Design microP, start of the top module:
module microP(
    input clk,
    input reset,
    output [7:0] imem_addr,
    input [16:0] imem_data,
    output [7:0] dmem_addr,
    output [7:0] dmem_wdata,
    output dmem_we,
    input [7:0] dmem_rdata,
    input [7:0] data_in,
    output out_we,
    output [7:0] data_out_col,
    output [7:0] data_out_addr
    );
reg [7:0] PC;
wire [7:0] PC_1 = PC + 8'd1;
assign imem_addr = PC;
reg [16:0] IR;
reg [7:0] PC_1_d;
wire RW_d, PS_d, MW_d, MA_d, MB_d, CS_d, OW_d, IE_d;
wire [2:0] DA_d, AA_d, BA_d, SH_d;
wire [1:0] MD_d, BS_d;
wire [3:0] FS_d;
instruction_decoder DEC(
    .instruction(IR),
    .RW(RW_d), .DA(DA_d), .MD(MD_d), .BS(BS_d), .PS(PS_d), .MW(MW_d),
    .FS(FS_d), .MA(MA_d), .MB(MB_d), .AA(AA_d), .BA(BA_d), .CS(CS_d),
    .SH(SH_d), .output_write_enable(OW_d), .input_enable(IE_d)
    );
wire [7:0] a_data, b_data, reg_d;
wire RW_w;
wire [2:0] DA_w;
register REGFILE(
    .clk(clk), .addr_a(AA_d), .addr_b(BA_d), .addr_d(DA_w),
    .data_in(reg_d), .wr_en(RW_w), .data_a(a_data), .data_b(b_data)
    );
wire [7:0] const_out, bus_a_d, bus_b_d;
constant_unit CONST(.IM(IR[5:0]), .CS(CS_d), .CU_out(const_out));
mux_a MUXA(.PC(PC_1_d), .a_data(a_data), .A(bus_a_d), .MA(MA_d));
  ...
export LEC_CHECK = 0
export ABC_AREA = 1
export CAP_MARGIN = 20
export CORE_MARGIN = 2
export CORE_UTILIZATION = 72
export CTS_CLUSTER_DIAMETER = 379
export CTS_CLUSTER_SIZE = 72
export GPL_ROUTABILITY_DRIVEN = 0
export HOLD_SLACK_MARGIN = 0.29
export PLACE_DENSITY_LB_ADDON = 0.01
export SETUP_SLACK_MARGIN = 0.29
export SLEW_MARGIN = 40
create_clock -name core_clock -period 2.01 [get_ports {clk}]
run.sh (not shown) runs the stock make flow with config.mk's settings and CLKGATE_MAP_FILE=.
The starting point stopped in clock tree synthesis.
Change:
- ABC_AREA: 1 -> not set
- CORE_UTILIZATION: 72 -> 64
- CTS_CLUSTER_DIAMETER: 379 -> not set
- CTS_CLUSTER_SIZE: 72 -> not set
- GPL_ROUTABILITY_DRIVEN: 0 -> not set
- HOLD_SLACK_MARGIN: 0.29 -> not set
- PLACE_DENSITY_LB_ADDON: 0.01 -> not set
- SETUP_SLACK_MARGIN: 0.29 -> not set
- SLEW_MARGIN: 40 -> 20
- clock period: 2.01 -> 2.5 ns (I/O delays scaled with it)
- Now the flow failed in global routing with GRT-0116
- die size rises by roughly a tenth
- synthesized cell count falls by a quarter to a third
- area after synthesis falls slightly
Change:
- CORE_UTILIZATION: 64 -> 22
- PLACE_DENSITY: not set -> 0.6
- clock period: 2.5 -> 4.5 ns (I/O delays scaled with it)
After rerunning: The new run finished clean. Die area rose to 2.8 times its value. Area after synthesis is unchanged. Synthesized cell count does not change.
Change:
- CORE_UTILIZATION: 22 -> 65
- CTS_CLUSTER_SIZE: not set -> 98
- clock period: 4.5 -> 5.04 ns (I/O delays scaled with it)
What happened: The changed run ran to the end with no violations; sequential power goes down by about 10%; global-route usage goes up by 25 points; setup slack improves by 0.23 ns; via count goes up by 5.5%; flip-flop count stays the same; wire length goes up by 1.6%; synthesized area stays the same; die area goes down by 65%; clock power goes down by about 4%.
Change:
- CORE_UTILIZATION: 65 -> 61
- CTS_CLUSTER_SIZE: 98 -> 42
- clock period: 5.04 -> 3.34 ns (I/O delays scaled with it)
Effect: The new run completed, yet does not pass: setup timing. Area after synthesis does not change. Via count is higher by roughly a tenth. Routed wire length rose by about a fifth. Synthesized cell count stays the same. Flip-flop count does not change. Final area rises by roughly a tenth. Power is higher by well over a third. Worst hold slack is better by 0.0049 ns. Clock power went up by well over a third. Global-route usage rises by 4.1 points. Sequential share of layout area shrinks by 4.1 points.
Change:
- CORE_ASPECT_RATIO: not set -> 1.05
- CORE_UTILIZATION: 61 -> 59
- CTS_CLUSTER_SIZE: 42 -> not set
- PLACE_DENSITY: 0.6 -> not set
- clock period: 3.34 -> 5.0 ns (I/O delays scaled with it)
Now the flow completed with no timing, DRC or antenna violations.
Worst hold slack got worse by 0.0057 ns.
Die area is higher by a few percent.
Wire length came out lower by about a fifth.
Synthesized cell count is unchanged.
Combinational power went down by well over a third.
Global-route usage falls by 7.6 points.

---

== run 1 ==
microP again, from the RTL that the note above started with.
clock: 3.7 ns
lec_check: 0
abc_area: 0
cap_margin: 25
cell_pad_in_sites_global_placement: 0
core_margin: 2
core_utilization: 70
cts_cluster_size: 33
max_routing_layer: met4
min_routing_layer: met1
place_density: 0.59
slew_margin: 15
tns_end_percent: 80
No final results exist for run 1, since it was stopped by error GRT-0232 during global routing (5_1_grt).
The inputs of run 2 differ from those of run 1 as listed below.
- an added SETUP_SLACK_MARGIN of 1.08
- a deleted CTS_CLUSTER_SIZE that had been 33
- a change of CORE_UTILIZATION from 70 to 66
- an added CTS_CLUSTER_DIAMETER of 103
- a change of the clock period (ns, I/O delays scaled along) from 3.7 to 3.82
==> comparison <==
Relative to run 1, the half-perimeter wire length after detailed placement measured on run 2 has decreased slightly.
Floorplan utilization: run 2 lower than run 1
Placement row count ends up lower on run 1.
Compared with run 1, in run 2 number of standard cells after synthesis flat; number of setup buffers added after CTS moved up; yosys-reported design area after synthesis did not really move; number of sinks handled by clock tree synthesis essentially unchanged; core region area increased by about 8% relative to the old numbers.
Taking run 1 as the reference, in run 2 height of the die increased 2.9%; post-placement setup slack increased 120 ps.
Tool error GRT-0232 stopped run 2 during global routing (5_1_grt); no final results.
Run 2: die extent in x is 3.5 um higher than what run 1 reported.
diff inputs: run 2 => run 3
- PLACE_DENSITY no longer set, was 0.59
- CORE_MARGIN now 7, was 2
- SETUP_SLACK_MARGIN now 0.64, was 1.08
- CTS_CLUSTER_DIAMETER now 346, was 103
- CTS_CLUSTER_SIZE now 88, previously not set
- PLACE_DENSITY_LB_ADDON now 0.3, previously not set
- TNS_END_PERCENT now 20, was 80
- CORE_UTILIZATION now 70, was 66
- the clock period (ns, I/O delays scaled along) now 5.23, was 3.82
==> results <==
Run 3: done, clean on timing, DRC and antenna
Share of synthesized cell area in and, or, nand and nor gates across run 3 and run 2: no real change.
Area of the die (run 3 vs. run 2) increases by more than 10%
Run 3 has floorplan utilization above what run 2 had.
The following lists how run 4 was set up differently from run 3:
- swapping met1 for met2 in MIN_ROUTING_LAYER
- clearing CTS_CLUSTER_DIAMETER, which used to be 346
- clearing PLACE_DENSITY_LB_ADDON, which used to be 0.3
- clearing CTS_CLUSTER_SIZE, which used to be 88
- swapping 0.64 for 1.15 in SETUP_SLACK_MARGIN
- swapping 0 for 1 in CELL_PAD_IN_SITES_GLOBAL_PLACEMENT
- putting PLACE_DENSITY at 0.59 where nothing was set
- swapping 70 for 31 in CORE_UTILIZATION
- swapping 20 for 80 in TNS_END_PERCENT
[summary]
- In the tables for run 4 and run 3, clock insertion delay at the later pin of the skew report reads higher with run 3.
- Tap cell count, run 4 and run 3, higher one = run 4.
- Diff run 3 -> run 4 | critical path depth | increase of 2
- From run 3 to run 4 the numbers moved as follows: combinational power climbed about 8%, global routing met3 resource utilization shows an increase of 16 points, core utilization went down.
- Result: PASS for each of run 4 and run 3
- Compared with run 3, run 4 is the less power-hungry design.
The inputs of run 5 differ from those of run 4 as listed below.
- SETUP_SLACK_MARGIN removed (was 1.15)
- MIN_ROUTING_LAYER changed from met2 to met1
- CELL_PAD_IN_SITES_GLOBAL_PLACEMENT changed from 1 to 0
- CORE_UTILIZATION changed from 31 to 69
- CORE_MARGIN changed from 7 to 2
- the clock period (ns, I/O delays scaled along) changed from 5.23 to 3.44
[summary]
What ended run 5 was a tool error in global routing (5_1_grt); the run never finished. Delta (run 5 minus run 4): post-synthesis register bit count did not really move, post-synthesis net count did not really move, total placed instance area went up, number of standard-cell rows in the floorplan went down, core utilization before placement went up. In run 5, die area is lower than in run 4. Die extent in x, run 5 vs run 4: down by more than a quarter. Delta (run 5 minus run 4): total core area lost 17,000 um^2; placed wire-length estimate lost 4.8%. Changes observed in run 5 relative to run 4: setup fix buffers added after clock tree synthesis up 19, final weighted congestion of routability-driven global placement has increased.
### run 5 -> run 6
- PLACE_DENSITY no longer set, was 0.59
- CAP_MARGIN now 20, was 25
- CORE_UTILIZATION now 72, was 69
- PLACE_DENSITY_LB_ADDON now 0.0, previously not set
- SETUP_SLACK_MARGIN now 0.55, previously not set
- the clock period (ns, I/O delays scaled along) now 1.86, was 3.44
==> results <==
- As the logs show, run 6 stopped at clock tree synthesis (4_1_cts) after a tool error, so it never reached the end of the flow.
- The die of run 6 is smaller than the one used in run 5.
- From run 5 to run 6, count of input and output buffers did not move at all.
- Die boundary width, run 6 vs run 5: down by a few percent
- Run 5 -> run 6: row count decreased by a few percent
- Between run 6 and run 5, the final RePlAce weighted congestion is lower for run 5.
- Run 5 -> run 6: placeable core region decreased by a few percent

---

run A:
microP again, from the RTL that the note above started with.
Design microP, start of the top module:
module microP(
    input clk,
    input reset,
    output [7:0] imem_addr,
    input [16:0] imem_data,
    output [7:0] dmem_addr,
    output [7:0] dmem_wdata,
    output dmem_we,
    input [7:0] dmem_rdata,
    input [7:0] data_in,
    output out_we,
    output [7:0] data_out_col,
    output [7:0] data_out_addr
    );
reg [7:0] PC;
wire [7:0] PC_1 = PC + 8'd1;
assign imem_addr = PC;
reg [16:0] IR;
reg [7:0] PC_1_d;
wire RW_d, PS_d, MW_d, MA_d, MB_d, CS_d, OW_d, IE_d;
wire [2:0] DA_d, AA_d, BA_d, SH_d;
wire [1:0] MD_d, BS_d;
wire [3:0] FS_d;
instruction_decoder DEC(
    .instruction(IR),
    .RW(RW_d), .DA(DA_d), .MD(MD_d), .BS(BS_d), .PS(PS_d), .MW(MW_d),
    .FS(FS_d), .MA(MA_d), .MB(MB_d), .AA(AA_d), .BA(BA_d), .CS(CS_d),
    .SH(SH_d), .output_write_enable(OW_d), .input_enable(IE_d)
    );
wire [7:0] a_data, b_data, reg_d;
wire RW_w;
wire [2:0] DA_w;
register REGFILE(
    .clk(clk), .addr_a(AA_d), .addr_b(BA_d), .addr_d(DA_w),
    .data_in(reg_d), .wr_en(RW_w), .data_a(a_data), .data_b(b_data)
    );
wire [7:0] const_out, bus_a_d, bus_b_d;
constant_unit CONST(.IM(IR[5:0]), .CS(CS_d), .CU_out(const_out));
mux_a MUXA(.PC(PC_1_d), .a_data(a_data), .A(bus_a_d), .MA(MA_d));
mux_b MUXB(.MB(MB_d), .constantunit_out(const_out), .register_b(b_data), .mux_b_out(bus_b_d));
reg RW_e, PS_e, MW_e, OW_e, IE_e;
reg [2:0] DA_e, SH_e;
reg [1:0] MD_e, BS_e;
reg [3:0] FS_e;
reg [7:0] BUS_A, BUS_B, PC_2;
wire DHS;
datahazard HAZ(.AA(AA_d), .BA(BA_d), .DA(DA_e), .RW(RW_e), .MA(MA_d), .MB(MB_d), .DHS(DHS));
wire [7:0] F, Y;
wire C, N, V, Z;
alu ALU(.A(BUS_A), .B(BUS_B), .FS(FS_e), .sh(SH_e), .F(F), .C(C), .N(N), .V(V), .Z(Z), .Y(Y));
wire [7:0] BrA;
adder BRADD(.PC(PC_2), .B(BUS_B), .BrA(BrA));
wire [1:0] BS_out;
initlogic BRLOGIC(.BS(BS_e), .PS(PS_e), .z(Z), .BS_out(BS_out));
wire B_D;   
branchpred BRDET(.BS(BS_out), .B_D(B_D));
wire [7:0] next_pc;
  ...
clock: 6.53 ns
lec_check: 0
abc_area: 0
cap_margin: 25
cell_pad_in_sites_detail_placement: 0
cell_pad_in_sites_global_placement: 1
core_margin: 3
core_utilization: 25
cts_cluster_diameter: 350
gpl_routability_driven: 1
max_routing_layer: met5
min_routing_layer: met1
place_density_lb_addon: 0.18
setup_slack_margin: -0.29
slew_margin: 15
tns_end_percent: 80
Run A reached the end of the flow, and the finished layout is clean on the timing, design-rule and antenna checks.
Edits applied to the flow inputs when going from run A to run B:
Settings: a change of MAX_ROUTING_LAYER from met5 to met4; a change of CORE_UTILIZATION from 25 to 69; an added CTS_CLUSTER_SIZE of 33; a deleted SETUP_SLACK_MARGIN that had been -0.29; an added PLACE_DENSITY of 0.59; a change of CORE_MARGIN from 3 to 2; a deleted CELL_PAD_IN_SITES_DETAIL_PLACEMENT that had been 0; a deleted CTS_CLUSTER_DIAMETER that had been 350; a change of CELL_PAD_IN_SITES_GLOBAL_PLACEMENT from 1 to 0; a deleted PLACE_DENSITY_LB_ADDON that had been 0.18; a deleted GPL_ROUTABILITY_DRIVEN that had been 1; a change of the clock period (ns, I/O delays scaled along) from 6.53 to 3.71.
Notes after the runs:
- The log for run B ends in global routing (5_1_grt) with error GRT-0232, so the run never completed.
- As far as number of port buffers goes, run A and run B are indistinguishable; the numbers are identical.
- Cmp run B vs run A: chip area lower in run B
- Between run B and run A, the share of synthesized area occupied by flip-flops and latches figures differ only marginally.
- Between run B and run A, die height is lower for run B, run A comes in above that.
- Chip width ended up about 40% lower on run B than on run A.
- Total number of placement rows in run B vs run A: down about 40%
Input changes introduced in run C (baseline for comparison: run B):
Settings: a deleted MIN_ROUTING_LAYER that had been met1; a deleted CELL_PAD_IN_SITES_GLOBAL_PLACEMENT that had been 0; a deleted ABC_AREA that had been 0; a deleted MAX_ROUTING_LAYER that had been met4; a change of CORE_UTILIZATION from 69 to 65; a change of CAP_MARGIN from 25 to 20; a change of SLEW_MARGIN from 15 to 20; a change of PLACE_DENSITY from 0.59 to 0.6; a deleted TNS_END_PERCENT that had been 80; a change of the clock period (ns, I/O delays scaled along) from 3.71 to 3.34.
[summary]
Die size: run C exceeds run B
Core area (lower): run B
Compared with run B, run C shows a effective utilization at floorplan that is 3.7 points lower.
The runs compared here, run C and run B, all ended either early or with open violations.
The log for run C ends in global routing (5_1_grt) with error GRT-0232, so the run never completed.
global routing (5_1_grt): run B exited with error
Changes observed in run C relative to run B: pre-CTS setup slack now sits lower; horizontal die dimension climbed 3.6 um; cell count after placement higher.
--- input diff run C..run D ---
Settings: clearing CTS_CLUSTER_SIZE, which used to be 33; clearing PLACE_DENSITY, which used to be 0.6; swapping 65 for 66 in CORE_UTILIZATION; swapping 3.34 for 3.63 in the clock period (ns, I/O delays scaled along).
Although run D finished all stages, its layout failed final checks on negative setup slack.
Higher die width was reported by run C, not run D.
Summary of run D over run C: multiplexer area fraction after synthesis roughly the same; number of instances in the placed design went down.
The synthesized cell count was comparable across run D and run C.
Setup changes, run D to run E
Settings: setting CTS_CLUSTER_SIZE to 32 for the first time; setting PLACE_DENSITY to 0.77 for the first time; changing CORE_UTILIZATION from 66 to 70.
Results
Of run E and run D, run E shows the lower die footprint, with run D above it. Final weighted congestion of routability-driven global placement shrinks by a few percent when moving from run D to run E. Going from run D to run E, floorplan row count shrank by a few percent. The post-place instance area of run D and that of run E are within noise of each other. Stage in which a tool error killed run E: global routing (5_1_grt).
Power is estimated from default activity; no workload was simulated.
